== run A ==
==> flow/design.v <==
module ResonantLowPassFilter(
    input clk,
    input signed [15:0] audio_in,
    input signed [15:0] cutoff,
    input signed [15:0] resonance,
    input signed [15:0] gain,
    input reset_n,
    output reg signed [15:0] filtered_audio
);
    parameter [15:0] MAX_POS_VALUE = 16'h7FFF;
    parameter [15:0] MIN_NEG_VALUE = -16'h8000;
    reg signed [15:0] state;
    reg signed [15:0] feedback;
    reg signed [15:0] output_reg;
    reg signed [15:0] alpha;
    reg signed [15:0] beta;
    reg signed [15:0] gamma;
    wire signed [31:0] fb_prod  = $signed(state) * $signed(beta);
    wire signed [31:0] out_prod = $signed(state) * $signed(alpha);
    wire signed [16:0] fb_full  = fb_prod >>> 15;
    wire signed [16:0] out_full = out_prod >>> 15;
    wire signed [16:0] st_full  = $signed(audio_in) - $signed(feedback);
    wire signed [16:0] fa_full  = $signed(output_reg) + ($signed(gamma) >>> 1);
    function signed [15:0] sat17;
        input signed [16:0] v;
        begin
            if (v > $signed({MAX_POS_VALUE[15], MAX_POS_VALUE}))
                sat17 = $signed(MAX_POS_VALUE);
            else if (v < $signed({MIN_NEG_VALUE[15], MIN_NEG_VALUE}))
                sat17 = $signed(MIN_NEG_VALUE);
            else
                sat17 = v[15:0];
        end
    endfunction
    always @(posedge clk or negedge reset_n) begin
        if (!reset_n) begin
            state <= $signed(16'h0000);
            feedback <= $signed(16'h0000);
            output_reg <= $signed(16'h0000);
            alpha <= $signed(16'h0000);
            beta <= $signed(16'h0000);
            gamma <= $signed(16'h0000);
            filtered_audio <= $signed(16'h0000);
        end else begin
            alpha <= $signed(cutoff);
            beta <= $signed(resonance);
            gamma <= $signed(gain);
            feedback <= sat17(fb_full);
            state <= sat17(st_full);
            output_reg <= sat17(out_full);
            filtered_audio <= sat17(fa_full);  
        end
    end
endmodule
clock: 7.0 ns
lec_check: 0
cap_margin: 20
cell_pad_in_sites_global_placement: 0
core_margin: 2
core_utilization: 63
cts_cluster_diameter: 166
cts_cluster_size: 100
hold_slack_margin: -0.1
place_density_lb_addon: 0.3
setup_slack_margin: 0.05
slew_margin: 10
tns_end_percent: 20
run.sh (not shown) runs the stock make flow with config.mk's settings and CLKGATE_MAP_FILE=.
Run A has completed all stages; timing, DRC and antenna checks passed.
Here is what was changed in the inputs of run B compared with run A.
Settings: changing CTS_CLUSTER_DIAMETER from 166 to 218; changing CORE_UTILIZATION from 63 to 31; removing HOLD_SLACK_MARGIN (formerly -0.1); removing CELL_PAD_IN_SITES_GLOBAL_PLACEMENT (formerly 0); changing SLEW_MARGIN from 10 to 20; changing TNS_END_PERCENT from 20 to 5; removing PLACE_DENSITY_LB_ADDON (formerly 0.3); removing SETUP_SLACK_MARGIN (formerly 0.05).
==> results <==
No run among run B and run A stopped early or left any final violation; all are clean.
In run B relative to run A, total of plain and repair buffers excluding clock buffers had gone up by more than 10%.
Sequential share of layout area in run B vs run A: down 0.36 points
Diff run B and run A: global-route met3 utilization lower in run B
Comparing run B and run A, the higher number of gates resized after CTS is on run A.
Run B vs. run A: final design instance area without fill saw an increase; total via count after detailed routing went down by about 5%; core utilization at floorplan fell 33 points; area growth from synthesis to layout went up; register-to-register slack held steady.
> inputs changed (run B -> run C)
Settings: SETUP_SLACK_MARGIN now -0.63, previously not set; CORE_UTILIZATION now 55, was 31; HOLD_SLACK_MARGIN now 0.25, previously not set.
==> results <==
Changes observed in run C relative to run B: HPWL after detailed placement rose about 6%, endpoint arrival time on the critical path rose 170 ps, detailed route wirelength on metal3 rose 29%, clock network contribution to total cell area about even, wire length of the first global-routing pass rose 4.6%.
Run B -> run C: via count increased by a few percent
Fraction of the core area covered by cells at the end of the flow in run C is 27 points higher than in run B

RTL: the design.v shown in full above, as it stands there.
Settings: LEC_CHECK=0, CAP_MARGIN=30, CELL_PAD_IN_SITES_DETAIL_PLACEMENT=1, CELL_PAD_IN_SITES_GLOBAL_PLACEMENT=3, CORE_ASPECT_RATIO=0.63, CORE_MARGIN=10, CORE_UTILIZATION=39, CTS_CLUSTER_DIAMETER=125, CTS_CLUSTER_SIZE=78, GPL_ROUTABILITY_DRIVEN=1, GPL_TIMING_DRIVEN=0, HOLD_SLACK_MARGIN=0.26, MAX_ROUTING_LAYER=met4, MIN_ROUTING_LAYER=met1, PLACE_DENSITY_LB_ADDON=0.1, SLEW_MARGIN=40, TNS_END_PERCENT=35; clock period 9.33 ns.
The baseline finished with timing, DRC and antenna clean.
==> next run, changes <==
Settings changed: CAP_MARGIN 30 to 20, CELL_PAD_IN_SITES_DETAIL_PLACEMENT 1 to unset, CELL_PAD_IN_SITES_GLOBAL_PLACEMENT 3 to unset, CORE_ASPECT_RATIO 0.63 to unset, CORE_MARGIN 10 to 7, CORE_UTILIZATION 39 to 40, CTS_CLUSTER_DIAMETER 125 to unset, CTS_CLUSTER_SIZE 78 to unset, GPL_ROUTABILITY_DRIVEN 1 to unset, GPL_TIMING_DRIVEN 0 to unset, HOLD_SLACK_MARGIN 0.26 to unset, MIN_ROUTING_LAYER met1 to unset, PLACE_DENSITY_LB_ADDON 0.1 to unset, SLEW_MARGIN 40 to 20, TNS_END_PERCENT 35 to unset.
Clock period 9.33 ns to 7.0 ns, I/O delays scaled along.
What happened: The changed run finished clean; worst setup slack is worse by 0.78 ns; hold slack is worse by 0.0053 ns; final cell count drops by 1.6%.
==> next run, changes <==
Settings changed: CORE_MARGIN 7 to 2, CORE_UTILIZATION 40 to 38, CTS_CLUSTER_DIAMETER set to 218, CTS_CLUSTER_SIZE set to 100, MAX_ROUTING_LAYER met4 to unset, PLACE_DENSITY set to 0.91, TNS_END_PERCENT set to 5.
After rerunning: The changed run finished clean; sequential cell count does not change; setup slack gets worse by 0.013 ns; core utilization went down by 2.9 points; synthesized area is unchanged; routed wire length went down by 2.8%; synthesized cell count stays the same; die size went down by 2.9%; global-route usage went up by 0.13 points; clock skew went up by 0.0041 ns.
==> next run, changes <==
Settings changed: CORE_MARGIN 2 to 10, CORE_UTILIZATION 38 to 34, CTS_CLUSTER_DIAMETER 218 to unset, CTS_CLUSTER_SIZE 100 to 51, GPL_ROUTABILITY_DRIVEN set to 0, MIN_ROUTING_LAYER set to met2, PLACE_DENSITY 0.91 to unset, PLACE_DENSITY_LB_ADDON set to 0.02.
The new run finished with timing, DRC and antenna clean.
Setup slack gets worse by 0.058 ns.
Fmax drops slightly.
Die area goes up by a quarter to a third.
Critical path depth came out higher by 2.
Area after synthesis does not change.
==> next run, changes <==
Settings changed: CORE_MARGIN 10 to 2, CORE_UTILIZATION 34 to 42, CTS_CLUSTER_DIAMETER set to 218, CTS_CLUSTER_SIZE 51 to 100, GPL_ROUTABILITY_DRIVEN 0 to unset, MIN_ROUTING_LAYER met2 to unset, PLACE_DENSITY set to 0.88, PLACE_DENSITY_LB_ADDON 0.02 to unset.
The new run finished with timing, DRC and antenna clean.
Utilization is higher by 8.0 points.
Routed wire length went down by 22%.
Non-clock buffer count falls by 45.
Count of clock-buffer cells in the layout stays the same.
Worst hold slack degrades by 0.086 ns.
Global-route usage drops by 6.0 points.
Final area went down by 2.8%.
Critical path depth is lower by 2.
Via count fell by 25%.
==> next run, changes <==
Settings changed: CELL_PAD_IN_SITES_GLOBAL_PLACEMENT set to 1, CORE_UTILIZATION 42 to 40, CTS_CLUSTER_DIAMETER 218 to 345, HOLD_SLACK_MARGIN set to -0.1, PLACE_DENSITY 0.88 to unset, SETUP_SLACK_MARGIN set to 0.05, SLEW_MARGIN 20 to 10, TNS_END_PERCENT 5 to 20.
Outcome:
- The changed run went through all stages and came out clean
- setup slack is better by 0.085 ns
- synthesized cell count stays the same
- flip-flop count stays the same
- first-iteration DRC count decreases by about 53%
- critical path depth increases by 2
- routed wire length increases by about 9%
- die area increases by about 5%
- register-to-register slack is better by 0.09 ns
